==> flow/design.v <==
`timescale 1ns / 1ps
module BlockA(
	input a,
	input b,
	input c_in,
	output s,
	output g,
	output p
	);
assign s = a ^ b ^ c_in;
assign g = a & b;
assign p = a | b;
endmodule
module BlockB(
	input c_in,
	input G_ij,
	input G_jk,
	input P_ij,
	input P_jk,
	output c_pass,
	output c_out,
	output G_out,
	output P_out
	);
assign G_out = G_jk | (P_jk & G_ij);
assign P_out = P_jk & P_ij;
assign c_pass = c_in;
assign c_out = G_ij | (P_ij & c_in);
endmodule
`timescale 1ns / 1ps
module EightBitAdder(
    input [7:0] a,
    input [7:0] b,
	 input carry_in,
    output [7:0] s,
    output carry_out
    );
		wire c [0:14];
		wire g [0:14];
		wire p [0:14];
		assign c[14] = carry_in;
		assign carry_out = g[14]|(p[14]&carry_in);
		generate
		genvar i;
			for(i = 0; i<8; i = i+1)
			begin: Block_Generator
				BlockA A(
					.a(a[i]),
					.b(b[i]),
					.s(s[i]),
					.g(g[i]),
					.p(p[i]),
					.c_in(c[i])
					);
				if	(i < 7)
					BlockB B(
						.c_in(c[i+8]),
						.c_pass(c[2*i]),
						.c_out(c[2*i+1]),
						.G_ij(g[2*i]),
						.G_jk(g[2*i+1]),
						.G_out(g[i+8]),
						.P_ij(p[2*i]),
						.P_jk(p[2*i+1]),
						.P_out(p[i+8])
						);
			end
		endgenerate
endmodule
`timescale 1ns / 1ps
module AddSubCLA129Bits(
		input [128:0] a,
		input [128:0] b,
		input add_sub,
		output [128:0] s,
		output carry_out
		);
		wire c [0:254];
		wire g [0:254];
		wire p [0:254];
		wire b_add_sub [128:0];
		wire [1:0] g_con, p_con;
		wire c_con;
		assign carry_out = (g_con[1]|(p_con[1]&add_sub))^add_sub;
		generate
		genvar i;
			for(i = 0; i<129; i = i+1)
			begin: Block_Generator
				if (i < 128)
					BlockA A(
						.a(a[i]),
						.b(b_add_sub[i]),
						.s(s[i]),
						.g(g[i]),
						.p(p[i]),
						.c_in(c[i])
						);
				if	(i < 127)
					BlockB B(
						.c_in(c[i+128]),
						.c_pass(c[2*i]),
						.c_out(c[2*i+1]),
						.G_ij(g[2*i]),
						.G_jk(g[2*i+1]),
						.G_out(g[i+128]),
						.P_ij(p[2*i]),
						.P_jk(p[2*i+1]),
						.P_out(p[i+128])
						);
				assign b_add_sub[i] = b[i]^add_sub;
			end
		endgenerate
		BlockA LastBit_A(
			.a(a[128]),
			.b(b_add_sub[128]),
			.s(s[128]),
			.g(g_con[0]),
			.p(p_con[0]),
			.c_in(c_con)
			);
		BlockB B_08(
			.c_in(add_sub),
			.c_pass(c[254]),
			.c_out(c_con),
			.G_ij(g[254]),
			.G_jk(g_con[0]),
			.G_out(g_con[1]),
			.P_ij(p[254]),
			.P_jk(p_con[0]),
			.P_out(p_con[1])
			);
endmodule
`timescale 1ns / 1ps
module SequentialNonrestoringDivider128Bit(
    input [127:0] dividend_q,
    input [127:0] divisor_m,
    input clk,
	 input reset_n,
    output [127:0] quotient,
	 output [127:0] remainder,
	 output done
    );
	parameter [2:0] 	START = 3'b000,
							SHIFT = 3'b001,
							ACCUM = 3'b010,
							FIX_REMAINDER = 3'b011,
							DONE = 3'b100;
	reg [2:0] state;
	reg [7:0] count;
	reg [127:0] q_shift;
	reg [129:0] a_shift;
	reg add_sub_control;
	wire [129:0] add_sub_out;
	wire [7:0] count_plusone;
	EightBitAdder count_inc (
		.a(count),
		.b(8'b0),
		.carry_in(1'b1),
		.s(count_plusone),
		.carry_out()
		);
	wire add_sub_carry;
	AddSubCLA129Bits add_sub (
		.a(a_shift[128:0]), 
		.b({1'b0, divisor_m}), 
		.add_sub(add_sub_control), 
		.s(add_sub_out[128:0]), 
		.carry_out(add_sub_carry)
		);
	assign add_sub_out[129] = a_shift[129] ^ add_sub_carry;
	always @(posedge clk or negedge reset_n)
	begin
		if (!reset_n) 
			state <= START;
		else
		begin
			case (state)
				START: 			begin
									q_shift <= dividend_q;
									a_shift <= 130'h0;
									add_sub_control <= 1;
									count <= 8'h00;
									state <= SHIFT;
									end
				SHIFT: 			begin
									count <= count + 1;
									{a_shift, q_shift} <= {a_shift[128:0], q_shift, 1'b0};
									state <= ACCUM;
									end
				ACCUM:			begin
									a_shift <= add_sub_out[129:0];
									if (add_sub_out[129])
										begin
										add_sub_control <= 0;
										q_shift[0] <= 0;
										end
									else
										begin
										add_sub_control <= 1;
										q_shift[0] <= 1;
										end
									state <= (count == 8'b10000000)? FIX_REMAINDER : SHIFT;
									end
				FIX_REMAINDER:	begin
									if (a_shift[129])
										begin
										add_sub_control <= 0;
										a_shift <= add_sub_out[129:0];
										state <= FIX_REMAINDER;
										end
									else
										begin
										state <= DONE;
										end
									end
				DONE:				begin
									state <= DONE;
									end
			endcase
		end
	end
	assign done = state[2];
	assign quotient = q_shift;
	assign remainder = a_shift[127:0];
endmodule
==> flow/run.sh <==
#!/bin/bash
# the make line also repeats each setting of config.mk as NAME=value (left out here)
make -C /OpenROAD-flow-scripts/flow DESIGN_CONFIG=/design/flow/config.mk WORK_HOME=/design/flow/orfs CLKGATE_MAP_FILE= finish
==> flow/config.mk <==
export PLATFORM = sky130hd
export DESIGN_NAME = SequentialNonrestoringDivider128Bit
export DESIGN_NICKNAME = SequentialNonrestoringDivider128Bit
export VERILOG_FILES = /design/flow/design.v
export SDC_FILE = /design/flow/constraint.sdc
export NUM_CORES = 4
export LEC_CHECK = 0
export ABC_AREA = 1
export CAP_MARGIN = 20
export CELL_PAD_IN_SITES_DETAIL_PLACEMENT = 1
export CORE_MARGIN = 2
export CORE_UTILIZATION = 38
export CTS_CLUSTER_DIAMETER = 318
export PLACE_DENSITY = 0.76
export SETUP_SLACK_MARGIN = 0.42
export SLEW_MARGIN = 20
export TNS_END_PERCENT = 40
==> flow/constraint.sdc <==
create_clock -name core_clock -period 7.88 [get_ports {clk}]
set_input_delay 1.5760 -clock core_clock [delete_from_list [all_inputs] [get_ports {clk}]]
set_output_delay 1.5760 -clock core_clock [all_outputs]
set_load 0.01 [all_outputs]
==> results.py, run 1 <==
# Generated from Yosys and OpenROAD reports
metrics = {
    "logic_synthesis": {
        "synth_xor_xnor_area_share_pct": 7.96,
        "synth.distinct_cells": 45,
        "yosys_most_used_dff": "edfxtp_1",
        "adder_share_pct": 21.0,
        "synthCells": 2346,
        "netlist_top_cells_count": "535 x nand2_1, 393 x inv_1, 267 x edfxtp_1",
        "aoi_share_pct": 7.31,
        "synth.avg_cell_area_um2": 9.20,
        "most_common_cell": "nand2_1",
        "logic_family": "adder cells",
        "ys_sh_simple_pct": 13.4,
        "ys_seq_share_pct": 37.5,
        "synth_flops": 270,
        "mux_share_pct": 0,
        "yosysTopAreaCellShare_pct": 37.2,
        "fp_nets": 2928,
        "top_cells_by_area": "edfxtp_1 37%, ha_1 15%, nand2_1 9.3%",
        "yosysWarnings": 3,
        "synth-edff-count": 267,
        "netlist_area_um2": 21600,
        "ys_cells": 2346,
        "yosysTopAreaCell": "edfxtp_1",
        "ys_chip_area_um2": 21600,
        "synthArstFlopShare_pct": 1.11,
    },
    "critical_path": {
        "r2r_start": "add_sub_control$_DFFE_PP_",
        "critPathBufInv": 3,
        "crit_path_max_incr_delay_ns": 0.61,
        "crit_family": "buffers and inverters",
        "path_cells": "buf_4 > buf_4 > nor2_1 > nor2_1 > inv_1 > ha_1 > nor2_1 > nand3_1 > nor2_1 > nand2_1 > nor2_2 > nor2_1 > o21bai_1 > a21oi_1 > o21bai_1 > a21oi_1 > fa_1 > xor2_1 > o22ai_1",
        "worst-endpoint-arrival_ns": 5.38,
        "reg2reg_to": "a_shift[63]$_DFFE_PP_",
        "crit_path_top_delay_cell": "buf_4",
        "setup.worst_path.end": "a_shift[63]$_DFFE_PP_",
        "reg2reg_depth": 19,
        "crit_type": "flip-flop to flip-flop",
        "crit_path_frequent_cell": "nor2_1",
        "r2r_setup_slack_ns": 2.74,
        "cp.required_ns": 8.12,
        "end_kind": "flip-flop",
        "startpoint": "add_sub_control$_DFFE_PP_",
        "crit_fanout": 43,
        "cp_num_cells": 19,
        "worst_setup_path_start_kind": "flip-flop",
    },
    "placement": {
        "portBuffers": 514,
        "place_congestion": 0.860,
        "dp.cells": 3429,
        "post_dp_cell_area_um2": 26600,
        "hpwl_um": 57400,
    },
    "global_routing": {
        "grt_pass1_wl_um": 118000,
        "grt_max_degree": 136,
        "track_usage_pct": 26.0,
        "grt_pass1_vias": 20164,
        "grt-ovfl-total": 0,
        "antenna_found_initial": 12,
    },
    "clocking": {
        "root_buffer": "clkbuf_16",
        "clk-insertion-delay-late_ns": 0.56,
        "postCtsHoldBufs": 0,
        "cts_made_buffers": 36,
        "clock-sinks": 270,
        "cts-resized-gates": 0,
        "clk_path_buf_depth": 3,
        "cts_tree": "done",
        "htreeDepth": 2,
        "clk_pin_slew_ns": 0.06,
        "cts_setup_buffers": 0,
    },
    "sta": {
        "period_used_pct": 65.2,
        "tightest_slew_ns": 1.06,
        "skew_ns": 0.0275,
        "period_minus_slack_ns": 5.14,
        "tns_ns": 0,
        "fmax_mhz": 195,
        "hold_violations": 0,
        "maxSlewHeadroom_pct": 29.1,
        "final-setup-viol-count": 0,
        "holdWs_ns": 0.551,
        "rsz0062_at_grt": "false",
        "final_max_slew_viol_count": 0,
    },
    "floorplan": {
        "ios": 515,
        "chipArea_um2": 58700,
        "coreArea_um2": 56300,
        "fp_util_pct": 38.3,
        "die_width_um": 242,
        "placementRows": 87,
        "die_y_um": 242,
    },
    "detailed_routing": {
        "routed-wl-met3_um": 5160,
        "met2_length_um": 40600,
        "ant_nets": 0,
        "maxUsedRoutingLayer": "met5",
        "wl_um": 77600,
        "via_per_inst": 5.04,
        "vias": 17662,
        "wl_met1_um": 28300,
        "routedWlPerCell_um": 22.2,
        "drt-initial-drc-count": 913,
        "drt_first_pass_iters": 5,
        "drc": 0,
    },
    "min_path": {
        "min_to": "q_shift[11]$_DFFE_PP_",
        "hold_path_class": "flip-flop to flip-flop",
        "hp-start": "q_shift[10]$_DFFE_PP_",
        "min_path_cells": 2,
    },
    "pwr": {
        "internal_power_w": 0.00296,
        "pwr-share-seq_pct": 40.0,
        "powerSeq_w": 0.00167,
        "p_switching_w": 0.00121,
        "p_per_area_nw_per_um2": 150,
        "power_clock_w": 0.00165,
        "vdd_ir_drop_max_mv": 0.198,
        "switching_share_pct": 29.0,
        "p_comb_share_pct": 20.4,
        "maxPowerGroup": "registers",
        "p_comb_w": 0.000847,
        "p_clk_share_pct": 39.6,
        "leakagePower_nw": 12.2,
    },
    "cells_and_area": {
        "n_fill_cell": 6361,
        "fin_cells": 3502,
        "final_net_count": 3293,
        "postLayoutCoreUtil_pct": 49.3,
        "area_delta_synth_final_pct": 28.5,
        "final_area_um2": 27700,
    },
    "job": {
        "warning_count": 224,
        "cap_violations": 0,
    },
    "outcome": {
        "status": "timing/DRC/antenna clean",
    },
}
area by class of cell:
type	instances	area [um2]	area share (%)
Inverter	404	1520	5.48
Clock buffer	41	920	3.32
Timing Repair Buffer	526	5260	19.0
Multi-Input combinational cell	1473	10800	38.8
Antenna cell	9	22.5	0.0812
Clock inverter	23	208	0.749
Tap cell	756	946	3.41
Sequential cell	270	8090	29.2
per-layer routing:
metal / vias to the layer above / global-route usage (%)
met5: - / 0
met1: 8824 / 27.9
met4: 6 / 11.7
met3: 186 / 6.37
met2: 624 / 47.9
li1: 8022 / -
stage by stage:
step / total power (W) / setup slack (ns)
floorplan: 0.00217 / -0.0584
global route: 0.00433 / 2.34
CTS: 0.00420 / 2.71
global placement: 0.00246 / 2.58
finish: 0.00416 / 2.74
detailed placement: 0.00253 / 2.34
==> run 2: changes to the inputs <==
ABC_AREA = unset   (was 1)
CAP_MARGIN = 15   (was 20)
CELL_PAD_IN_SITES_GLOBAL_PLACEMENT = 1   (was unset)
CORE_MARGIN = 10   (was 2)
CORE_UTILIZATION = 45   (was 38)
CTS_CLUSTER_DIAMETER = unset   (was 318)
PLACE_DENSITY = unset   (was 0.76)
SETUP_SLACK_MARGIN = 0.4   (was 0.42)
TNS_END_PERCENT = unset   (was 40)
clock period = 6.58 ns   (was 7.88 ns; I/O delays follow)
==> run 2 against run 1 <==
Die area fell by 3.6%. Clock-buffer cell count is 9 higher. Cell count decreased by 7.0%. Critical path depth decreased by 1. Global-route usage fell by 1.1 points. Via count is 5.7% lower. Flip-flop count is the same. Wire length shrank 6.6%. Non-clock buffer count is 3 higher. First-iteration DRC count up 10%. Area after synthesis is 1.0% lower. Largest power group unchanged. Critical path type is now input pin to flip-flop. Sequential power rose by 13%.
==> results.py, run 2 <==
# Generated from Yosys and OpenROAD reports
metrics = {
    "sta": {
        "skew_ns": 0.0248,
        "maxSlewHeadroom_pct": 25.0,
        "final-setup-viol-count": 0,
        "rsz0062_at_grt": "false",
        "period_minus_slack_ns": 5.55,
        "tns_ns": 0,
        "tightest_slew_ns": 1.12,
        "final_max_slew_viol_count": 0,
        "hold_violations": 0,
        "period_used_pct": 84.3,
        "fmax_mhz": 180,
    },
    "logic_synthesis": {
        "synth_xor_xnor_area_share_pct": 8.16,
        "adder_share_pct": 21.2,
        "yosysTopAreaCellShare_pct": 37.5,
        "synthCells": 2250,
        "synth-edff-count": 267,
        "top_cells_by_area": "edfxtp_1 38%, ha_1 15%, nand2_1 7.7%",
        "synth.avg_cell_area_um2": 9.49,
        "ys_cells": 2250,
        "ys_chip_area_um2": 21400,
        "synth.distinct_cells": 59,
        "yosysWarnings": 3,
        "yosys_most_used_dff": "edfxtp_1",
        "synthArstFlopShare_pct": 1.11,
        "ys_sh_simple_pct": 11.8,
        "ys_seq_share_pct": 37.9,
        "yosysTopAreaCell": "edfxtp_1",
        "netlist_area_um2": 21400,
        "fp_nets": 2832,
        "aoi_share_pct": 9.00,
        "most_common_cell": "nand2_1",
        "logic_family": "adder cells",
        "netlist_top_cells_count": "440 x nand2_1, 339 x inv_1, 267 x edfxtp_1",
        "mux_share_pct": 0.187,
        "synth_flops": 270,
    },
    "clocking": {
        "postCtsHoldBufs": 0,
        "clk_path_buf_depth": 3,
        "cts_made_buffers": 36,
        "clk-insertion-delay-late_ns": 0.57,
        "cts_setup_buffers": 0,
        "cts_tree": "done",
        "clk_pin_slew_ns": 0.06,
        "htreeDepth": 2,
        "clock-sinks": 270,
        "root_buffer": "clkbuf_16",
        "cts-resized-gates": 0,
    },
    "critical_path": {
        "end_kind": "flip-flop",
        "critPathBufInv": 3,
        "setup.worst_path.end": "a_shift[107]$_DFFE_PP_",
        "crit_type": "input pin to flip-flop",
        "reg2reg_to": "a_shift[107]$_DFFE_PP_",
        "crit_fanout": 5,
        "startpoint": "divisor_m[6]",
        "r2r_setup_slack_ns": 1.21,
        "crit_path_max_incr_delay_ns": 0.64,
        "r2r_start": "add_sub_control$_DFFE_PP_",
        "worst_setup_path_start_kind": "input pin",
        "reg2reg_depth": 18,
        "cp_num_cells": 18,
        "path_cells": "clkdlybuf4s50_1 > xor2_1 > inv_1 > ha_1 > nor4_1 > nand3_1 > a21oi_2 > nor4_2 > nor3_2 > o211a_1 > o211ai_2 > o21ai_1 > inv_1 > o21ai_0 > a21boi_0 > fa_1 > xor2_1 > o22ai_1",
        "cp.required_ns": 6.85,
        "crit_family": "AND-OR/OR-AND gates",
        "worst-endpoint-arrival_ns": 5.81,
        "crit_path_top_delay_cell": "o21ai_1",
    },
    "detailed_routing": {
        "drt_first_pass_iters": 5,
        "drt-initial-drc-count": 1004,
        "ant_nets": 0,
        "via_per_inst": 5.11,
        "wl_um": 72500,
        "routedWlPerCell_um": 22.2,
        "vias": 16664,
        "drc": 0,
    },
    "pwr": {
        "switching_share_pct": 25.1,
        "p_switching_w": 0.00109,
        "powerSeq_w": 0.00189,
        "p_per_area_nw_per_um2": 159,
        "p_comb_share_pct": 13.0,
        "leakagePower_nw": 12.0,
        "power_clock_w": 0.00189,
        "p_comb_w": 0.000564,
        "p_clk_share_pct": 43.5,
        "pwr-share-seq_pct": 43.5,
        "internal_power_w": 0.00325,
        "vdd_ir_drop_max_mv": 0.164,
        "maxPowerGroup": "registers",
    },
    "global_routing": {
        "antenna_found_initial": 17,
        "track_usage_pct": 24.9,
        "grt_pass1_vias": 18536,
        "grt_max_degree": 211,
        "grt-ovfl-total": 0,
        "grt_pass1_wl_um": 110000,
    },
    "min_path": {
        "min_to": "q_shift[117]$_DFFE_PP_",
        "hold_path_class": "flip-flop to flip-flop",
        "hp-start": "q_shift[116]$_DFFE_PP_",
        "min_path_cells": 2,
    },
    "floorplan": {
        "placementRows": 79,
        "coreArea_um2": 46800,
        "die_width_um": 238,
        "ios": 515,
        "chipArea_um2": 56600,
        "fp_util_pct": 45.7,
        "die_y_um": 238,
    },
    "placement": {
        "portBuffers": 514,
        "place_congestion": 0.821,
        "hpwl_um": 55500,
    },
    "cells_and_area": {
        "final_net_count": 3196,
        "n_fill_cell": 5205,
        "postLayoutCoreUtil_pct": 58.5,
        "area_delta_synth_final_pct": 28.0,
    },
    "job": {
        "warning_count": 227,
        "cap_violations": 0,
    },
    "outcome": {
        "status": "timing/DRC/antenna clean",
    },
}
==> run 2: final cells by class <==
class | count | area, um2 | share of cell area, %
diodes | 11 | 27.5 | 0.101
clock buffers | 50 | 963 | 3.52
clock inverters | 14 | 119 | 0.435
inverters | 340 | 1280 | 4.67
multi-input cells | 1437 | 10800 | 39.4
flip-flops and latches | 270 | 8090 | 29.6
well taps | 607 | 759 | 2.78
repair buffers | 529 | 5320 | 19.5
==> run 2: layer usage <==
| metal | vias up | share of wire (%) | track usage (%) |
|---|---|---|---|
| met3 | 86 | 6.6 | 6.81 |
| met4 | 12 | 2.3 | 7.59 |
| met1 | 8260 | 40 | 29.2 |
| met2 | 395 | 51 | 43.7 |
| li1 | 7911 | - | - |
| met5 | - | 0.12 | 0 |
==> run 2: per-stage QoR <==
step | instances | power [W] | setup WS, ns | hold slack, ns | instance area, um2
after detailed placement | 3183 | 0.00248 | 0.437 | 0.531 | 26200
after CTS | 3247 | 0.00438 | 1.01 | 0.546 | 27300
after global placement | 3183 | 0.00246 | 0.594 | 0.514 | 26200
after global routing | 3256 | 0.00450 | 0.673 | 0.571 | 27300
final | 3258 | 0.00434 | 1.03 | 0.537 | 27300
after floorplan | 2250 | 0.00223 | 1.17 | 0.570 | 21400
==> run 3: changes to the inputs <==
ABC_AREA = 1   (was unset)
CELL_PAD_IN_SITES_DETAIL_PLACEMENT = unset   (was 1)
CELL_PAD_IN_SITES_GLOBAL_PLACEMENT = unset   (was 1)
CORE_MARGIN = 2   (was 10)
CORE_UTILIZATION = 70   (was 45)
CTS_CLUSTER_DIAMETER = 206   (was unset)
CTS_CLUSTER_SIZE = 71   (was unset)
HOLD_SLACK_MARGIN = 0.29   (was unset)
SETUP_SLACK_MARGIN = -0.2   (was 0.4)
clock period = 2.84 ns   (was 6.58 ns; I/O delays follow)
==> run 3 against run 2 <==
The flow now stops in 4_1_cts. Synthesized cell count increased by 4.3%. Area after synthesis up 1.0%. Die area decreased by 43%.
==> results.py, run 3 <==
# Generated from Yosys and OpenROAD reports
metrics = {
    "placement": {
        "dp_slack_ns": -1.59,
        "portBuffers": 514,
        "hpwl_um": 63100,
        "place_congestion": 1.06,
        "dp.cells": 3409,
    },
    "logic_synthesis": {
        "synthCells": 2346,
        "synth.avg_cell_area_um2": 9.20,
        "yosysWarnings": 3,
        "synth-edff-count": 267,
        "yosysTopAreaCell": "edfxtp_1",
        "yosys_most_used_dff": "edfxtp_1",
        "logic_family": "adder cells",
        "ys_seq_share_pct": 37.5,
        "synth_xor_xnor_area_share_pct": 7.96,
        "top_cells_by_area": "edfxtp_1 37%, ha_1 15%, nand2_1 9.3%",
        "mux_share_pct": 0,
        "yosysTopAreaCellShare_pct": 37.2,
        "netlist_area_um2": 21600,
        "aoi_share_pct": 7.31,
        "synthArstFlopShare_pct": 1.11,
        "synth_flops": 270,
        "most_common_cell": "nand2_1",
        "synth.distinct_cells": 45,
        "adder_share_pct": 21.0,
        "fp_nets": 2928,
        "netlist_top_cells_count": "535 x nand2_1, 393 x inv_1, 267 x edfxtp_1",
        "ys_sh_simple_pct": 13.4,
        "ys_cells": 2346,
        "ys_chip_area_um2": 21600,
    },
    "floorplan": {
        "ios": 515,
        "coreArea_um2": 30400,
        "die_y_um": 180,
        "chipArea_um2": 32200,
        "die_width_um": 180,
        "placementRows": 64,
        "fp_util_pct": 70.9,
    },
    "outcome": {
        "stop_stage": "4_1_cts",
        "status": "did not finish",
        "error": "[ERROR DPL-0038] Utilization greater than 100%, impossible to legalize",
    },
}
[run 3: per-stage QoR]
stage          utilization, %  total power, W  cell area, um2
3_5_place_dp             95.8         0.00741           29200
3_3_place_gp             95.8         0.00711           29200
2_1_floorplan               -         0.00607           22000
==> run 4: changes to the inputs <==
ABC_AREA = unset   (was 1)
CAP_MARGIN = 0   (was 15)
CELL_PAD_IN_SITES_GLOBAL_PLACEMENT = 0   (was unset)
CORE_MARGIN = 10   (was 2)
CORE_UTILIZATION = 39   (was 70)
CTS_CLUSTER_DIAMETER = unset   (was 206)
CTS_CLUSTER_SIZE = unset   (was 71)
GPL_ROUTABILITY_DRIVEN = 0   (was unset)
HOLD_SLACK_MARGIN = unset   (was 0.29)
MIN_ROUTING_LAYER = met2   (was unset)
PLACE_DENSITY_LB_ADDON = 0.28   (was unset)
SETUP_SLACK_MARGIN = 0.11   (was -0.2)
TNS_END_PERCENT = 95   (was unset)
clock period = 4.71 ns   (was 2.84 ns; I/O delays follow)
==> run 4 against run 3 <==
Now clean on timing, DRC and antenna. Synthesized cell count is 4.1% lower. Area after synthesis is 1.0% lower. Die area is 100% higher.
==> results.py, run 4 <==
# Generated from Yosys and OpenROAD reports
metrics = {
    "logic_synthesis": {
        "yosysWarnings": 3,
        "synth-edff-count": 267,
        "netlist_area_um2": 21400,
        "aoi_share_pct": 9.00,
        "ys_chip_area_um2": 21400,
        "top_cells_by_area": "edfxtp_1 38%, ha_1 15%, nand2_1 7.7%",
        "fp_nets": 2832,
        "yosysTopAreaCellShare_pct": 37.5,
        "yosys_most_used_dff": "edfxtp_1",
        "synth_flops": 270,
        "logic_family": "adder cells",
        "synth.avg_cell_area_um2": 9.49,
        "ys_cells": 2250,
        "synth_xor_xnor_area_share_pct": 8.16,
        "ys_seq_share_pct": 37.9,
        "synthCells": 2250,
        "netlist_top_cells_count": "440 x nand2_1, 339 x inv_1, 267 x edfxtp_1",
        "ys_sh_simple_pct": 11.8,
        "synth.distinct_cells": 59,
        "synthArstFlopShare_pct": 1.11,
        "adder_share_pct": 21.2,
        "most_common_cell": "nand2_1",
        "yosysTopAreaCell": "edfxtp_1",
        "mux_share_pct": 0.187,
    },
    "detailed_routing": {
        "via_per_inst": 6.77,
        "ant_nets": 0,
        "routedWlPerCell_um": 20.7,
        "wl_um": 73900,
        "drt-initial-drc-count": 3826,
        "vias": 24179,
        "drt_first_pass_iters": 10,
        "drc": 0,
    },
    "critical_path": {
        "worst-endpoint-arrival_ns": 4.91,
        "reg2reg_depth": 24,
        "reg2reg_to": "a_shift[91]$_DFFE_PP_",
        "end_kind": "flip-flop",
        "crit_type": "flip-flop to flip-flop",
        "r2r_start": "add_sub_control$_DFFE_PP_",
        "critPathBufInv": 9,
        "crit_path_frequent_cell": "buf_12",
        "cp_num_cells": 24,
        "crit_path_max_incr_delay_ns": 0.37,
        "startpoint": "add_sub_control$_DFFE_PP_",
        "cp.required_ns": 4.99,
        "r2r_setup_slack_ns": 0.08,
        "crit_fanout": 8,
        "crit_path_top_delay_cell": "edfxtp_1",
        "worst_setup_path_start_kind": "flip-flop",
        "path_cells": "buf_6 > buf_12 > buf_12 > buf_12 > xnor2_4 > ha_2 > inv_2 > a21oi_2 > o31ai_2 > a221o_1 > a221o_1 > o211a_4 > o211ai_4 > buf_6 > buf_6 > buf_12 > a31oi_4 > a21boi_2 > buf_4 > o21bai_1 > a21oi_2 > fa_2 > xor2_1 > o22ai_1",
        "setup.worst_path.end": "a_shift[91]$_DFFE_PP_",
        "crit_family": "AND-OR/OR-AND gates",
    },
    "cells_and_area": {
        "final_area_um2": 30700,
        "postLayoutCoreUtil_pct": 56.8,
        "area_delta_synth_final_pct": 43.6,
        "n_fill_cell": 4608,
        "final_net_count": 3427,
        "fin_cells": 3574,
    },
    "clocking": {
        "root_buffer": "clkbuf_16",
        "clock-sinks": 270,
        "clk_pin_slew_ns": 0.06,
        "cts_made_buffers": 36,
        "htreeDepth": 2,
        "clk-insertion-delay-late_ns": 0.56,
        "clk_path_buf_depth": 3,
        "cts_tree": "done",
    },
    "outcome": {
        "status": "timing/DRC/antenna clean",
    },
    "job": {
        "cap_violations": 0,
        "warning_count": 226,
    },
    "placement": {
        "hpwl_um": 53900,
        "post_dp_cell_area_um2": 28000,
        "portBuffers": 514,
        "dp_slack_ns": -0.815,
        "dp.cells": 3473,
    },
    "global_routing": {
        "track_usage_pct": 33.2,
        "grt_max_degree": 129,
        "grt-ovfl-total": 0,
        "grt_pass1_wl_um": 109000,
        "antenna_found_initial": 0,
        "grt_pass1_vias": 27179,
    },
    "min_path": {
        "hold_path_class": "flip-flop to flip-flop",
        "min_path_cells": 2,
        "hp-start": "q_shift[113]$_DFFE_PP_",
        "min_to": "q_shift[114]$_DFFE_PP_",
    },
    "sta": {
        "hold_violations": 0,
        "period_minus_slack_ns": 4.63,
        "final_max_slew_viol_count": 0,
        "period_used_pct": 98.3,
        "skew_ns": 0.0195,
        "tightest_slew_ns": 1.02,
        "setup_slack_ns": 0.0814,
        "final-setup-viol-count": 0,
        "fmax_mhz": 216,
        "maxSlewHeadroom_pct": 31.9,
        "rsz0062_at_grt": "true",
    },
    "pwr": {
        "internal_power_w": 0.00479,
        "maxPowerGroup": "the clock network",
        "pwr-share-seq_pct": 41.0,
        "p_comb_share_pct": 15.6,
        "power_clock_w": 0.00279,
        "leakagePower_nw": 13.5,
        "p_clk_share_pct": 43.3,
        "vdd_ir_drop_max_mv": 0.277,
        "switching_share_pct": 25.5,
        "p_per_area_nw_per_um2": 210,
        "p_switching_w": 0.00164,
        "powerSeq_w": 0.00264,
        "p_comb_w": 0.00100,
        "total_power_w": 0.00643,
    },
    "floorplan": {
        "fp_util_pct": 39.5,
        "ios": 515,
        "die_width_um": 254,
        "placementRows": 85,
        "die_y_um": 254,
        "chipArea_um2": 64500,
        "coreArea_um2": 54000,
    },
}
[run 4: through the flow]
stage / hold slack, ns / TNS (ns)
2_1_floorplan: 0.570 / -0.283
3_3_place_gp: 0.515 / -31.14
3_5_place_dp: 0.525 / -31.65
4_1_cts: 0.540 / 0
5_1_grt: 0.569 / -1.59
6_report: 0.538 / 0
[run 4: repair_timing]
| item | CTS | global route |
|---|---|---|
| pin swaps | 42 | 79 |
| hold buffers | 0 | 0 |
| gates cloned | 1 | 0 |
| setup buffers | 13 | 17 |
| endpoints found under the setup margin | 51 | 63 |
| gates resized | 122 | 138 |
[run 4: layout make-up]
cell class / count / area [um2] / area share (%)
clock buffers: 43 / 957 / 3.12
flip-flops and latches: 270 / 8090 / 26.4
diodes: 10 / 25.0 / 0.0816
well taps: 696 / 871 / 2.84
repair buffers: 760 / 7360 / 24.0
multi-input cells: 1437 / 11900 / 38.8
inverters: 340 / 1280 / 4.16
clock inverters: 18 / 173 / 0.563
[run 4: metal layers]
metal	part of all wire, %	vias up	GRT usage [%]
met5	1.3	-	14.8
met4	8.5	32	6.96
met3	40	725	43.8
met2	50	6634	38.8
met1	0	8495	-
li1	-	8293	-
==> run 5: changes to the inputs <==
ABC_AREA = 1   (was unset)
CAP_MARGIN = 20   (was 0)
CELL_PAD_IN_SITES_GLOBAL_PLACEMENT = unset   (was 0)
CORE_MARGIN = 2   (was 10)
CORE_UTILIZATION = 72   (was 39)
CTS_CLUSTER_DIAMETER = 195   (was unset)
GPL_ROUTABILITY_DRIVEN = unset   (was 0)
MIN_ROUTING_LAYER = unset   (was met2)
PLACE_DENSITY_LB_ADDON = unset   (was 0.28)
SETUP_SLACK_MARGIN = unset   (was 0.11)
TNS_END_PERCENT = unset   (was 95)
clock period = 3.27 ns   (was 4.71 ns; I/O delays follow)
==> run 5 against run 4 <==
The run now fails in 4_1_cts. Die area decreased by 51%. Area after synthesis is 1.0% higher. Synthesized cell count up 4.3%.
==> results.py, run 5 <==
# Generated from Yosys and OpenROAD reports
metrics = {
    "logic_synthesis": {
        "ys_sh_simple_pct": 13.4,
        "netlist_top_cells_count": "535 x nand2_1, 393 x inv_1, 267 x edfxtp_1",
        "top_cells_by_area": "edfxtp_1 37%, ha_1 15%, nand2_1 9.3%",
        "synth_xor_xnor_area_share_pct": 7.96,
        "mux_share_pct": 0,
        "synth_flops": 270,
        "yosysWarnings": 3,
        "yosysTopAreaCell": "edfxtp_1",
        "ys_chip_area_um2": 21600,
        "logic_family": "adder cells",
        "yosysTopAreaCellShare_pct": 37.2,
        "fp_nets": 2928,
        "synth.avg_cell_area_um2": 9.20,
        "synthArstFlopShare_pct": 1.11,
        "adder_share_pct": 21.0,
        "ys_cells": 2346,
        "ys_seq_share_pct": 37.5,
        "aoi_share_pct": 7.31,
        "most_common_cell": "nand2_1",
        "synth-edff-count": 267,
        "synth.distinct_cells": 45,
        "netlist_area_um2": 21600,
        "yosys_most_used_dff": "edfxtp_1",
        "synthCells": 2346,
    },
    "floorplan": {
        "ios": 515,
        "fp_util_pct": 73.0,
        "die_y_um": 177,
        "chipArea_um2": 31400,
        "placementRows": 63,
        "coreArea_um2": 29600,
        "die_width_um": 177,
    },
    "placement": {
        "place_congestion": 0.945,
        "dp_slack_ns": -1.28,
        "hpwl_um": 57700,
        "portBuffers": 514,
    },
    "outcome": {
        "status": "did not finish",
        "error": "[ERROR DPL-0038] Utilization greater than 100%, impossible to legalize",
        "stop_stage": "4_1_cts",
    },
}
## run 5: stage by stage
stage	setup TNS [ns]	total power [W]	std cells	utilization [%]	cell area [um2]
after floorplan	-1.13	0.00526	2346	-	21900
after global placement	-64.35	0.00609	3227	93.7	27700
after detailed placement	-99.85	0.00631	3227	93.7	27700
==> run 6: changes to the inputs <==
ABC_AREA = unset   (was 1)
CELL_PAD_IN_SITES_DETAIL_PLACEMENT = 1   (was unset)
CORE_UTILIZATION = 40   (was 72)
CTS_CLUSTER_DIAMETER = 37   (was 195)
CTS_CLUSTER_SIZE = 53   (was unset)
MAX_ROUTING_LAYER = met4   (was unset)
MIN_ROUTING_LAYER = met2   (was unset)
SETUP_SLACK_MARGIN = -0.28   (was unset)
TNS_END_PERCENT = 70   (was unset)
clock period = 4.89 ns   (was 3.27 ns; I/O delays follow)
==> run 6 against run 5 <==
The layout now fails its checks (negative setup slack). Die area is 76% higher. Area after synthesis shrank 1.0%. Synthesized cell count down 4.1%.
==> results.py, run 6 <==
# Generated from Yosys and OpenROAD reports
metrics = {
    "outcome": {
        "status": "finished with violations",
        "failed_checks": "negative setup slack",
    },
    "critical_path": {
        "reg2reg_to": "a_shift[125]$_DFFE_PP_",
        "r2r_start": "add_sub_control$_DFFE_PP_",
        "crit_path_top_delay_cell": "fa_1",
        "crit_path_max_incr_delay_ns": 0.43,
        "end_kind": "flip-flop",
        "critPathBufInv": 7,
        "crit_family": "AND-OR/OR-AND gates",
        "crit_path_frequent_cell": "buf_12",
        "crit_type": "flip-flop to flip-flop",
        "cp_num_cells": 22,
        "worst-endpoint-arrival_ns": 5.30,
        "cp.required_ns": 5.22,
        "worst_setup_path_start_kind": "flip-flop",
        "reg2reg_depth": 22,
        "startpoint": "add_sub_control$_DFFE_PP_",
        "r2r_setup_slack_ns": -0.08,
        "crit_fanout": 12,
        "setup.worst_path.end": "a_shift[125]$_DFFE_PP_",
        "path_cells": "buf_4 > buf_12 > buf_12 > buf_12 > xor2_1 > inv_1 > ha_2 > inv_1 > a21oi_1 > o31ai_1 > buf_4 > a221o_1 > a221o_1 > o211a_4 > o211ai_4 > o31a_1 > nor2_1 > nor2_2 > o21ai_1 > fa_1 > xnor2_1 > o22ai_1",
    },
    "clocking": {
        "postCtsHoldBufs": 0,
        "clk_pin_slew_ns": 0.05,
        "cts_made_buffers": 74,
        "clk_path_buf_depth": 3,
        "root_buffer": "clkbuf_16",
        "clk-insertion-delay-late_ns": 0.62,
        "cts_tree": "done",
        "clock-sinks": 270,
        "htreeDepth": 3,
    },
    "floorplan": {
        "ios": 515,
        "chipArea_um2": 55300,
        "die_y_um": 235,
        "placementRows": 84,
        "fp_util_pct": 40.6,
        "die_width_um": 235,
        "coreArea_um2": 52700,
    },
    "sta": {
        "hold_violations": 0,
        "period_used_pct": 102,
        "tightest_slew_ns": 0.985,
        "skew_ns": 0.0313,
        "period_minus_slack_ns": 4.97,
        "fmax_mhz": 201,
        "final-setup-viol-count": 16,
        "holdWs_ns": 0.532,
        "maxSlewHeadroom_pct": 34.3,
        "final_max_slew_viol_count": 0,
        "tns_ns": -0.412,
        "setup_slack_ns": -0.0765,
    },
    "detailed_routing": {
        "drc": 0,
        "via_per_inst": 6.94,
        "vias": 24915,
        "drt-initial-drc-count": 4348,
        "routedWlPerCell_um": 21.9,
        "drt_first_pass_iters": 7,
        "ant_nets": 0,
        "wl_um": 78500,
    },
    "logic_synthesis": {
        "netlist_area_um2": 21400,
        "yosysTopAreaCellShare_pct": 37.5,
        "adder_share_pct": 21.2,
        "yosysTopAreaCell": "edfxtp_1",
        "most_common_cell": "nand2_1",
        "synthArstFlopShare_pct": 1.11,
        "ys_sh_simple_pct": 11.8,
        "ys_chip_area_um2": 21400,
        "top_cells_by_area": "edfxtp_1 38%, ha_1 15%, nand2_1 7.7%",
        "synth.distinct_cells": 59,
        "synth-edff-count": 267,
        "netlist_top_cells_count": "440 x nand2_1, 339 x inv_1, 267 x edfxtp_1",
        "mux_share_pct": 0.187,
        "ys_cells": 2250,
        "logic_family": "adder cells",
        "aoi_share_pct": 9.00,
        "yosys_most_used_dff": "edfxtp_1",
        "synthCells": 2250,
        "fp_nets": 2832,
        "synth_flops": 270,
        "synth.avg_cell_area_um2": 9.49,
        "synth_xor_xnor_area_share_pct": 8.16,
        "ys_seq_share_pct": 37.9,
        "yosysWarnings": 3,
    },
    "pwr": {
        "p_comb_share_pct": 10.8,
        "p_switching_w": 0.00206,
        "leakagePower_nw": 13.6,
        "maxPowerGroup": "the clock network",
        "vdd_ir_drop_max_mv": 0.249,
        "p_per_area_nw_per_um2": 279,
        "p_clk_share_pct": 59.2,
        "power_clock_w": 0.00502,
        "total_power_w": 0.00848,
        "p_comb_w": 0.000914,
        "powerSeq_w": 0.00255,
        "internal_power_w": 0.00643,
        "switching_share_pct": 24.3,
        "pwr-share-seq_pct": 30.0,
    },
    "global_routing": {
        "grt_max_degree": 130,
        "grt_pass1_wl_um": 119000,
        "grt-ovfl-total": 0,
        "track_usage_pct": 43.8,
        "antenna_found_initial": 0,
        "grt_pass1_vias": 29246,
    },
    "min_path": {
        "hp-start": "q_shift[57]$_DFFE_PP_",
        "min_to": "q_shift[58]$_DFFE_PP_",
        "hold_path_class": "flip-flop to flip-flop",
        "min_path_cells": 2,
    },
    "job": {
        "cap_violations": 0,
        "warning_count": 231,
    },
    "cells_and_area": {
        "n_fill_cell": 5760,
        "area_delta_synth_final_pct": 42.4,
        "final_net_count": 3417,
        "postLayoutCoreUtil_pct": 57.7,
    },
    "placement": {
        "portBuffers": 514,
        "hpwl_um": 54000,
        "place_congestion": 0.920,
    },
}
[run 6: timing repair]
item / 4_1_cts / 5_1_grt
endpoints found under the setup margin: 3 / 51
resized: 1 / 23
pin swaps: 0 / 5
buffers inserted: 0 / 1
[run 6: cell type report]
class	count	area [um2]	share of cell area (%)
Clock buffer	87	1950	6.42
Clock inverter	40	512	1.68
Inverter	340	1280	4.20
Tap cell	688	861	2.83
Antenna cell	16	40.0	0.132
Multi-Input combinational cell	1437	10900	35.9
Timing Repair Buffer	712	6760	22.2
Sequential cell	270	8090	26.6
[run 6: metrics by stage]
step	worst slack (ns)	cell area (um2)	cells
after floorplan	-0.179	21400	2250
after global placement	-0.684	27800	3446
after detailed placement	-0.731	27800	3446
after CTS	-0.250	30200	3573
after global routing	-0.423	30400	3574
final	-0.0765	30400	3590
[run 6: layer usage]
metal / vias to the layer above / track usage (%) / share of wire [%]
li1: 8332 / - / -
met1: 8490 / - / 0
met2: 7282 / 52.4 / 52
met3: 811 / 52.6 / 38
met4: 0 / 10.9 / 9.6
met5: - / - / 0
==> run 7: changes to the inputs <==
ABC_AREA = 0   (was unset)
CAP_MARGIN = 5   (was 20)
CELL_PAD_IN_SITES_DETAIL_PLACEMENT = unset   (was 1)
CORE_UTILIZATION = 70   (was 40)
CTS_CLUSTER_DIAMETER = 103   (was 37)
CTS_CLUSTER_SIZE = unset   (was 53)
MAX_ROUTING_LAYER = unset   (was met4)
MIN_ROUTING_LAYER = unset   (was met2)
PLACE_DENSITY_LB_ADDON = 0.29   (was unset)
SETUP_SLACK_MARGIN = 1.0   (was -0.28)
TNS_END_PERCENT = unset   (was 70)
clock period = 3.54 ns   (was 4.89 ns; I/O delays follow)
==> run 7 against run 6 <==
The flow now stops in 4_1_cts. Synthesized cell count stayed put. Area after synthesis did not move. Die area shrank 42%.
==> results.py, run 7 <==
# Generated from Yosys and OpenROAD reports
metrics = {
    "outcome": {
        "status": "did not finish",
        "stop_stage": "4_1_cts",
        "error": "[ERROR DPL-0038] Utilization greater than 100%, impossible to legalize",
    },
    "placement": {
        "dp_slack_ns": -1.79,
        "portBuffers": 514,
        "hpwl_um": 66700,
        "place_congestion": 0.966,
        "post_dp_cell_area_um2": 29000,
    },
    "logic_synthesis": {
        "synthCells": 2250,
        "synth-edff-count": 267,
        "yosysTopAreaCell": "edfxtp_1",
        "top_cells_by_area": "edfxtp_1 38%, ha_1 15%, nand2_1 7.7%",
        "ys_sh_simple_pct": 11.8,
        "yosysTopAreaCellShare_pct": 37.5,
        "fp_nets": 2832,
        "yosysWarnings": 3,
        "mux_share_pct": 0.187,
        "adder_share_pct": 21.2,
        "synth_flops": 270,
        "synthArstFlopShare_pct": 1.11,
        "ys_seq_share_pct": 37.9,
        "synth.avg_cell_area_um2": 9.49,
        "netlist_top_cells_count": "440 x nand2_1, 339 x inv_1, 267 x edfxtp_1",
        "synth_xor_xnor_area_share_pct": 8.16,
        "aoi_share_pct": 9.00,
        "netlist_area_um2": 21400,
        "ys_chip_area_um2": 21400,
        "logic_family": "adder cells",
        "yosys_most_used_dff": "edfxtp_1",
        "most_common_cell": "nand2_1",
        "synth.distinct_cells": 59,
        "ys_cells": 2250,
    },
    "floorplan": {
        "die_width_um": 179,
        "placementRows": 63,
        "ios": 515,
        "coreArea_um2": 29900,
        "die_y_um": 179,
        "fp_util_pct": 71.5,
        "chipArea_um2": 31900,
    },
}
==> run 7: metrics by stage <==
stage          std cells  total power (W)
2_1_floorplan       2250          0.00417
3_3_place_gp        3304          0.00475
3_5_place_dp        3304          0.00492
==> run 8: changes to the inputs <==
ABC_AREA = 1   (was 0)
CAP_MARGIN = 0   (was 5)
CORE_ASPECT_RATIO = 0.5   (was unset)
CORE_UTILIZATION = 71   (was 70)
CTS_CLUSTER_DIAMETER = 374   (was 103)
CTS_CLUSTER_SIZE = 99   (was unset)
PLACE_DENSITY_LB_ADDON = unset   (was 0.29)
SETUP_SLACK_MARGIN = 1.27   (was 1.0)
TNS_END_PERCENT = 15   (was unset)
clock period = 4.28 ns   (was 3.54 ns; I/O delays follow)
==> run 8 against run 7 <==
The run fails in 5_1_grt. Synthesized cell count rose by 4.3%. Die area fell by 0.14%. Area after synthesis rose by 1.0%.
==> results.py, run 8 <==
# Generated from Yosys and OpenROAD reports
metrics = {
    "outcome": {
        "status": "did not finish",
        "stop_stage": "5_1_grt",
    },
    "logic_synthesis": {
        "mux_share_pct": 0,
        "synth_xor_xnor_area_share_pct": 7.96,
        "yosysWarnings": 3,
        "fp_nets": 2928,
        "ys_cells": 2346,
        "aoi_share_pct": 7.31,
        "ys_sh_simple_pct": 13.4,
        "ys_seq_share_pct": 37.5,
        "most_common_cell": "nand2_1",
        "synth-edff-count": 267,
        "yosysTopAreaCell": "edfxtp_1",
        "synth_flops": 270,
        "yosysTopAreaCellShare_pct": 37.2,
        "top_cells_by_area": "edfxtp_1 37%, ha_1 15%, nand2_1 9.3%",
        "yosys_most_used_dff": "edfxtp_1",
        "synthArstFlopShare_pct": 1.11,
        "netlist_top_cells_count": "535 x nand2_1, 393 x inv_1, 267 x edfxtp_1",
        "ys_chip_area_um2": 21600,
        "synth.avg_cell_area_um2": 9.20,
        "adder_share_pct": 21.0,
        "logic_family": "adder cells",
        "synth.distinct_cells": 45,
        "netlist_area_um2": 21600,
        "synthCells": 2346,
    },
    "placement": {
        "portBuffers": 514,
        "hpwl_um": 45400,
        "dp.cells": 3097,
        "place_congestion": 0.926,
        "dp_slack_ns": -0.209,
    },
    "clocking": {
        "htreeDepth": 1,
        "clk_path_buf_depth": 3,
        "clock-sinks": 270,
        "cts_made_buffers": 6,
        "root_buffer": "clkbuf_16",
    },
    "floorplan": {
        "chipArea_um2": 31900,
        "placementRows": 45,
        "fp_util_pct": 71.6,
        "die_y_um": 127,
        "ios": 515,
        "die_width_um": 251,
        "coreArea_um2": 30100,
    },
}
-- run 8: per-stage QoR --
step / hold slack [ns] / cell area, um2 / power, W
after CTS: 0.443 / 27300 / 0.00571
after global placement: 0.518 / 26600 / 0.00454
after detailed placement: 0.527 / 26600 / 0.00462
after floorplan: 0.508 / 21900 / 0.00401
-- run 8: repair_timing --
item,CTS
cloned,3
pin swaps,10
endpoints found under the hold margin,0
resized,55
hold buffers,0
setup buffers,1
setup endpoints to repair,121
==> run 9: changes to the inputs <==
ABC_AREA = unset   (was 1)
CELL_PAD_IN_SITES_GLOBAL_PLACEMENT = 3   (was unset)
CORE_ASPECT_RATIO = 1.5   (was 0.5)
CORE_MARGIN = 6   (was 2)
CORE_UTILIZATION = 22   (was 71)
CTS_CLUSTER_DIAMETER = unset   (was 374)
CTS_CLUSTER_SIZE = unset   (was 99)
GPL_ROUTABILITY_DRIVEN = 0   (was unset)
GPL_TIMING_DRIVEN = 0   (was unset)
MIN_ROUTING_LAYER = met1   (was unset)
PLACE_DENSITY_LB_ADDON = 0.28   (was unset)
SETUP_SLACK_MARGIN = 0.11   (was 1.27)
TNS_END_PERCENT = 30   (was 15)
clock period = 4.71 ns   (was 4.28 ns; I/O delays follow)
==> run 9 against run 8 <==
The layout now fails its checks (negative setup slack). Area after synthesis decreased by 1.0%. Synthesized cell count decreased by 4.1%. Die area increased to 3.3 times the previous value.
==> results.py, run 9 <==
# Generated from Yosys and OpenROAD reports
metrics = {
    "outcome": {
        "status": "finished with violations",
        "failed_checks": "negative setup slack",
    },
    "logic_synthesis": {
        "logic_family": "adder cells",
        "netlist_top_cells_count": "440 x nand2_1, 339 x inv_1, 267 x edfxtp_1",
        "ys_sh_simple_pct": 11.8,
        "adder_share_pct": 21.2,
        "synthCells": 2250,
        "ys_cells": 2250,
        "most_common_cell": "nand2_1",
        "aoi_share_pct": 9.00,
        "synth.avg_cell_area_um2": 9.49,
        "fp_nets": 2832,
        "netlist_area_um2": 21400,
        "ys_seq_share_pct": 37.9,
        "synthArstFlopShare_pct": 1.11,
        "synth-edff-count": 267,
        "synth_flops": 270,
        "yosys_most_used_dff": "edfxtp_1",
        "synth.distinct_cells": 59,
        "yosysTopAreaCellShare_pct": 37.5,
        "ys_chip_area_um2": 21400,
        "yosysWarnings": 3,
        "synth_xor_xnor_area_share_pct": 8.16,
        "top_cells_by_area": "edfxtp_1 38%, ha_1 15%, nand2_1 7.7%",
        "mux_share_pct": 0.187,
        "yosysTopAreaCell": "edfxtp_1",
    },
    "pwr": {
        "total_power_w": 0.00640,
        "p_switching_w": 0.00167,
        "powerSeq_w": 0.00263,
        "pwr-share-seq_pct": 41.0,
        "switching_share_pct": 26.1,
        "p_per_area_nw_per_um2": 207,
        "leakagePower_nw": 13.2,
        "internal_power_w": 0.00473,
        "p_comb_share_pct": 13.6,
        "vdd_ir_drop_max_mv": 0.253,
        "maxPowerGroup": "the clock network",
        "power_clock_w": 0.00291,
        "p_comb_w": 0.000872,
        "p_clk_share_pct": 45.4,
    },
    "critical_path": {
        "cp.required_ns": 4.99,
        "r2r_setup_slack_ns": -0.28,
        "path_cells": "clkdlybuf4s50_1 > xor2_2 > inv_1 > ha_1 > or4_1 > nand2b_2 > nor2_1 > nand3_2 > o221a_4 > o21a_1 > o31a_1 > buf_4 > o31ai_4 > a21oi_2 > o21ba_2 > fa_2 > o22ai_1",
        "crit_path_max_incr_delay_ns": 0.59,
        "critPathBufInv": 3,
        "worst-endpoint-arrival_ns": 5.36,
        "crit_type": "input pin to flip-flop",
        "worst_setup_path_start_kind": "input pin",
        "reg2reg_to": "a_shift[118]$_DFFE_PP_",
        "crit_family": "AND-OR/OR-AND gates",
        "startpoint": "divisor_m[88]",
        "end_kind": "flip-flop",
        "r2r_start": "add_sub_control$_DFFE_PP_",
        "reg2reg_depth": 18,
        "setup.worst_path.end": "a_shift[118]$_DFFE_PP_",
        "crit_path_top_delay_cell": "or4_1",
        "crit_fanout": 3,
        "cp_num_cells": 17,
    },
    "clocking": {
        "clock-sinks": 270,
        "clk_path_buf_depth": 3,
        "cts_made_buffers": 38,
        "postCtsHoldBufs": 0,
        "htreeDepth": 2,
        "clk-insertion-delay-late_ns": 0.57,
        "cts_tree": "done",
        "clk_pin_slew_ns": 0.06,
        "root_buffer": "clkbuf_16",
    },
    "sta": {
        "final_max_slew_viol_count": 0,
        "period_used_pct": 108,
        "period_minus_slack_ns": 5.08,
        "final-setup-viol-count": 33,
        "setup_slack_ns": -0.373,
        "fmax_mhz": 197,
        "rsz0062_at_grt": "true",
        "holdWs_ns": 0.545,
        "maxSlewHeadroom_pct": 32.4,
        "skew_ns": 0.0268,
        "tightest_slew_ns": 1.01,
        "hold_violations": 0,
    },
    "placement": {
        "hpwl_um": 68400,
        "dp.cells": 4047,
        "portBuffers": 514,
        "dp_slack_ns": -3.06,
    },
    "detailed_routing": {
        "drt_first_pass_iters": 4,
        "via_per_inst": 4.14,
        "drc": 0,
        "ant_nets": 0,
        "vias": 17204,
        "wl_um": 85100,
        "routedWlPerCell_um": 20.5,
        "drt-initial-drc-count": 559,
    },
    "floorplan": {
        "fp_util_pct": 22.2,
        "placementRows": 139,
        "ios": 515,
        "coreArea_um2": 96000,
        "die_width_um": 266,
        "die_y_um": 394,
        "chipArea_um2": 105000,
    },
    "min_path": {
        "min_to": "q_shift[50]$_DFFE_PP_",
        "hp-start": "q_shift[49]$_DFFE_PP_",
        "hold_path_class": "flip-flop to flip-flop",
        "min_path_cells": 2,
    },
    "cells_and_area": {
        "area_delta_synth_final_pct": 44.8,
        "final_net_count": 3432,
        "fin_cells": 4151,
        "postLayoutCoreUtil_pct": 32.2,
    },
    "global_routing": {
        "grt_pass1_wl_um": 124000,
        "grt-ovfl-total": 0,
        "grt_pass1_vias": 19070,
        "grt_max_degree": 25,
        "antenna_found_initial": 19,
        "track_usage_pct": 15.7,
    },
    "job": {
        "cap_violations": 0,
        "warning_count": 222,
    },
}
-- run 9: final cells by class --
class,instances,area (um2)
fillers,10020,65100
multi-input cells,1437,11600
flip-flops and latches,270,8090
repair buffers,560,5770
well taps,1269,1590
plain buffers,203,1430
inverters,340,1280
clock buffers,53,1040
clock inverters,13,139
diodes,6,15.0
-- run 9: stage by stage --
stage	instance area, um2	TNS (ns)
after floorplan	21400	-27.05
after global placement	28100	-857.98
after detailed placement	28500	-243.36
after CTS	30500	-8.61
after global routing	30900	-15.42
final	30900	-4.84
-- run 9: what timing repair did --
action                     4_1_cts  5_1_grt
buffers inserted                20       10
gates resized                  165       54
gates cloned                     2        0
setup endpoints to repair      128       78
pin swaps                       35       19
-- run 9: layer usage --
metal | wire length (um) | track usage [%]
met1 | 31100 | 16.6
met2 | 43300 | 28.5
met3 | 7890 | 6.24
met4 | 2680 | 4.83
met5 | 146 | 0
==> run 10: changes to the inputs <==
ABC_AREA = 1   (was unset)
CAP_MARGIN = 20   (was 0)
CELL_PAD_IN_SITES_GLOBAL_PLACEMENT = unset   (was 3)
CORE_ASPECT_RATIO = 0.5   (was 1.5)
CORE_MARGIN = 2   (was 6)
CORE_UTILIZATION = 72   (was 22)
CTS_CLUSTER_DIAMETER = 396   (was unset)
CTS_CLUSTER_SIZE = 85   (was unset)
GPL_ROUTABILITY_DRIVEN = unset   (was 0)
GPL_TIMING_DRIVEN = unset   (was 0)
MIN_ROUTING_LAYER = unset   (was met1)
PLACE_DENSITY = 0.4   (was unset)
PLACE_DENSITY_LB_ADDON = unset   (was 0.28)
SETUP_SLACK_MARGIN = -0.19   (was 0.11)
TNS_END_PERCENT = unset   (was 30)
clock period = 3.27 ns   (was 4.71 ns; I/O delays follow)
==> run 10 against run 9 <==
The run now fails in 4_1_cts. Die area is 70% lower. Area after synthesis grew 1.0%. Synthesized cell count is 4.3% higher.
==> results.py, run 10 <==
# Generated from Yosys and OpenROAD reports
metrics = {
    "logic_synthesis": {
        "most_common_cell": "nand2_1",
        "synth-edff-count": 267,
        "yosysTopAreaCell": "edfxtp_1",
        "adder_share_pct": 21.0,
        "yosys_most_used_dff": "edfxtp_1",
        "logic_family": "adder cells",
        "top_cells_by_area": "edfxtp_1 37%, ha_1 15%, nand2_1 9.3%",
        "aoi_share_pct": 7.31,
        "synth.distinct_cells": 45,
        "netlist_area_um2": 21600,
        "synthCells": 2346,
        "netlist_top_cells_count": "535 x nand2_1, 393 x inv_1, 267 x edfxtp_1",
        "ys_seq_share_pct": 37.5,
        "yosysWarnings": 3,
        "ys_sh_simple_pct": 13.4,
        "ys_cells": 2346,
        "yosysTopAreaCellShare_pct": 37.2,
        "fp_nets": 2928,
        "synthArstFlopShare_pct": 1.11,
        "synth.avg_cell_area_um2": 9.20,
        "ys_chip_area_um2": 21600,
        "synth_flops": 270,
        "synth_xor_xnor_area_share_pct": 7.96,
        "mux_share_pct": 0,
    },
    "placement": {
        "portBuffers": 514,
        "hpwl_um": 56600,
        "place_congestion": 0.925,
        "dp.cells": 3233,
        "post_dp_cell_area_um2": 27600,
        "dp_slack_ns": -1.11,
    },
    "outcome": {
        "error": "[ERROR DPL-0038] Utilization greater than 100%, impossible to legalize",
        "status": "did not finish",
        "stop_stage": "4_1_cts",
    },
    "floorplan": {
        "die_y_um": 126,
        "die_width_um": 249,
        "ios": 515,
        "fp_util_pct": 73.8,
        "coreArea_um2": 29200,
        "placementRows": 44,
        "chipArea_um2": 31400,
    },
}
run 10: metrics by stage:
stage	power [W]	util, %
after floorplan	0.00524	-
after global placement	0.00607	94.4
after detailed placement	0.00628	94.4
==> run 11: changes to the inputs <==
ABC_AREA = unset   (was 1)
CORE_ASPECT_RATIO = unset   (was 0.5)
CORE_UTILIZATION = 57   (was 72)
CTS_CLUSTER_DIAMETER = 379   (was 396)
CTS_CLUSTER_SIZE = unset   (was 85)
PLACE_DENSITY = unset   (was 0.4)
PLACE_DENSITY_LB_ADDON = 0.09   (was unset)
SETUP_SLACK_MARGIN = unset   (was -0.19)
clock period = 2.92 ns   (was 3.27 ns; I/O delays follow)
==> run 11 against run 10 <==
The flow stops in 5_1_grt. Synthesized cell count decreased by 4.1%. Die area is 24% higher. Area after synthesis down 1.0%.
==> results.py, run 11 <==
# Generated from Yosys and OpenROAD reports
metrics = {
    "clocking": {
        "htreeDepth": 2,
        "root_buffer": "clkbuf_16",
        "cts_made_buffers": 35,
        "clock-sinks": 270,
        "postCtsHoldBufs": 0,
        "clk_path_buf_depth": 3,
    },
    "floorplan": {
        "chipArea_um2": 39000,
        "fp_util_pct": 58.1,
        "ios": 515,
        "placementRows": 70,
        "coreArea_um2": 36800,
        "die_width_um": 198,
        "die_y_um": 198,
    },
    "logic_synthesis": {
        "synth_xor_xnor_area_share_pct": 8.16,
        "yosysTopAreaCellShare_pct": 37.5,
        "top_cells_by_area": "edfxtp_1 38%, ha_1 15%, nand2_1 7.7%",
        "yosysWarnings": 3,
        "netlist_area_um2": 21400,
        "synth.avg_cell_area_um2": 9.49,
        "synth.distinct_cells": 59,
        "adder_share_pct": 21.2,
        "fp_nets": 2832,
        "aoi_share_pct": 9.00,
        "ys_sh_simple_pct": 11.8,
        "most_common_cell": "nand2_1",
        "ys_chip_area_um2": 21400,
        "ys_cells": 2250,
        "synth_flops": 270,
        "mux_share_pct": 0.187,
        "synthCells": 2250,
        "yosys_most_used_dff": "edfxtp_1",
        "synth-edff-count": 267,
        "ys_seq_share_pct": 37.9,
        "yosysTopAreaCell": "edfxtp_1",
        "logic_family": "adder cells",
        "netlist_top_cells_count": "440 x nand2_1, 339 x inv_1, 267 x edfxtp_1",
        "synthArstFlopShare_pct": 1.11,
    },
    "placement": {
        "post_dp_cell_area_um2": 30300,
        "dp_slack_ns": -1.83,
        "dp.cells": 3530,
        "place_congestion": 0.924,
        "portBuffers": 514,
        "hpwl_um": 52000,
    },
    "outcome": {
        "status": "did not finish",
        "stop_stage": "5_1_grt",
    },
}
==> run 11: what timing repair did <==
| action | CTS |
|---|---|
| resized | 243 |
| setup endpoints to repair | 128 |
| pin swaps | 51 |
| gates cloned | 5 |
| buffers inserted | 26 |
==> run 11: through the flow <==
| stage | util [%] | TNS (ns) |
|---|---|---|
| 2_1_floorplan | - | -137.06 |
| 3_3_place_gp | 82.3 | -164.16 |
| 3_5_place_dp | 82.3 | -172.61 |
| 4_1_cts | 89.1 | -134.42 |
==> run 12: changes to the inputs <==
CORE_UTILIZATION = 59   (was 57)
CTS_CLUSTER_DIAMETER = 30   (was 379)
HOLD_SLACK_MARGIN = -0.08   (was unset)
PLACE_DENSITY_LB_ADDON = unset   (was 0.09)
SETUP_SLACK_MARGIN = 0.98   (was unset)
clock period = 3.54 ns   (was 2.92 ns; I/O delays follow)
==> run 12 against run 11 <==
Now fails the layout checks on negative setup slack. Synthesized cell count unchanged. Area after synthesis unchanged. Die area decreased by 3.3%.
==> results.py, run 12 <==
# Generated from Yosys and OpenROAD reports
metrics = {
    "logic_synthesis": {
        "netlist_area_um2": 21400,
        "ys_sh_simple_pct": 11.8,
        "yosysTopAreaCell": "edfxtp_1",
        "synth.distinct_cells": 59,
        "top_cells_by_area": "edfxtp_1 38%, ha_1 15%, nand2_1 7.7%",
        "synth_xor_xnor_area_share_pct": 8.16,
        "synth_flops": 270,
        "ys_seq_share_pct": 37.9,
        "netlist_top_cells_count": "440 x nand2_1, 339 x inv_1, 267 x edfxtp_1",
        "ys_cells": 2250,
        "synth-edff-count": 267,
        "ys_chip_area_um2": 21400,
        "yosysWarnings": 3,
        "synthCells": 2250,
        "fp_nets": 2832,
        "mux_share_pct": 0.187,
        "logic_family": "adder cells",
        "yosys_most_used_dff": "edfxtp_1",
        "synthArstFlopShare_pct": 1.11,
        "synth.avg_cell_area_um2": 9.49,
        "yosysTopAreaCellShare_pct": 37.5,
        "aoi_share_pct": 9.00,
        "most_common_cell": "nand2_1",
        "adder_share_pct": 21.2,
    },
    "clocking": {
        "cts_tree": "done",
        "clk_pin_slew_ns": 0.04,
        "htreeDepth": 3,
        "clk_path_buf_depth": 3,
        "root_buffer": "clkbuf_16",
        "clk-insertion-delay-late_ns": 0.63,
        "clock-sinks": 270,
        "cts_made_buffers": 74,
        "postCtsHoldBufs": 0,
    },
    "detailed_routing": {
        "drt_first_pass_iters": 9,
        "vias": 21652,
        "ant_nets": 0,
        "routedWlPerCell_um": 26.3,
        "wl_um": 94300,
        "drc": 0,
        "via_per_inst": 6.05,
        "drt-initial-drc-count": 2170,
    },
    "critical_path": {
        "path_cells": "buf_6 > buf_16 > buf_16 > xor2_4 > inv_2 > ha_4 > nor4_4 > nand3_1 > a21oi_2 > nor4_4 > nor3_4 > o211a_1 > o211ai_4 > o31a_1 > o41ai_4 > buf_4 > o21a_1 > nor2_2 > fa_2 > o22ai_1",
        "worst_setup_path_start_kind": "flip-flop",
        "startpoint": "add_sub_control$_DFFE_PP_",
        "end_kind": "flip-flop",
        "worst-endpoint-arrival_ns": 5.56,
        "cp.required_ns": 3.87,
        "setup.worst_path.end": "a_shift[126]$_DFFE_PP_",
        "r2r_setup_slack_ns": -1.68,
        "r2r_start": "add_sub_control$_DFFE_PP_",
        "reg2reg_to": "a_shift[126]$_DFFE_PP_",
        "crit_family": "AND-OR/OR-AND gates",
        "crit_path_top_delay_cell": "nor4_4",
        "crit_fanout": 7,
        "crit_type": "flip-flop to flip-flop",
        "crit_path_max_incr_delay_ns": 0.59,
        "cp_num_cells": 20,
        "critPathBufInv": 5,
        "reg2reg_depth": 20,
    },
    "pwr": {
        "p_comb_share_pct": 13.6,
        "p_clk_share_pct": 56.4,
        "leakagePower_nw": 15.0,
        "switching_share_pct": 26.7,
        "vdd_ir_drop_max_mv": 0.470,
        "p_per_area_nw_per_um2": 351,
        "pwr-share-seq_pct": 30.0,
        "power_clock_w": 0.00662,
        "maxPowerGroup": "the clock network",
        "p_comb_w": 0.00159,
        "internal_power_w": 0.00861,
        "p_switching_w": 0.00313,
        "powerSeq_w": 0.00352,
    },
    "floorplan": {
        "chipArea_um2": 37700,
        "coreArea_um2": 35600,
        "die_y_um": 194,
        "fp_util_pct": 60.0,
        "die_width_um": 194,
        "placementRows": 69,
        "ios": 515,
    },
    "sta": {
        "setup_slack_ns": -1.68,
        "fmax_mhz": 191,
        "tightest_slew_ns": 1.32,
        "skew_ns": 0.0461,
        "rsz0062_at_grt": "true",
        "period_used_pct": 148,
        "period_minus_slack_ns": 5.22,
        "tns_ns": -138.34,
        "final-setup-viol-count": 120,
        "hold_violations": 0,
        "maxSlewHeadroom_pct": 10.9,
        "final_max_slew_viol_count": 0,
    },
    "cells_and_area": {
        "final_net_count": 3639,
        "area_delta_synth_final_pct": 56.7,
    },
    "job": {
        "warning_count": 227,
        "cap_violations": 0,
    },
    "placement": {
        "portBuffers": 514,
        "dp_slack_ns": -1.48,
        "hpwl_um": 49900,
        "place_congestion": 0.917,
    },
    "global_routing": {
        "grt_pass1_wl_um": 115000,
        "grt_max_degree": 101,
        "antenna_found_initial": 16,
        "grt-ovfl-total": 0,
        "grt_pass1_vias": 21117,
        "track_usage_pct": 39.0,
    },
    "min_path": {
        "hold_path_class": "input pin to asynchronous set/reset pin",
    },
    "outcome": {
        "failed_checks": "negative setup slack",
        "status": "finished with violations",
    },
}
## run 12: layout make-up
class                           instances  area [um2]
Multi-Input combinational cell       1437       12500
Timing Repair Buffer                  934        8590
Sequential cell                       270        8090
Fill cell                            1032        2110
Clock buffer                           82        1880
Inverter                              340        1280
Tap cell                              461         577
Clock inverter                         45         495
Antenna cell                            9        22.5
## run 12: through the flow
stage	utilization (%)	hold slack (ns)	instances	power [W]	cell area [um2]
2_1_floorplan	-	0.412	2250	0.00417	21900
3_3_place_gp	82.4	0.513	3404	0.00477	29300
3_5_place_dp	82.4	0.525	3404	0.00482	29300
4_1_cts	90.4	0.356	3542	0.0113	32100
5_1_grt	94.0	0.359	3575	0.0119	33400
6_report	94.1	0.360	3578	0.0117	33500
## run 12: routing by layer
| layer | GRT usage (%) | wire, um |
|---|---|---|
| met1 | 43.9 | 29200 |
| met2 | 67.4 | 44500 |
| met3 | 10.8 | 11000 |
| met4 | 20.5 | 9520 |
| met5 | 0 | 87 |
## run 12: timing repair
action	in CTS	in global routing
hold endpoints to repair	0	0
setup endpoints to repair	129	227
cloned	1	1
resized	76	211
pin swaps	33	62
setup buffers	10	26
Power and IR drop assume default switching activity.
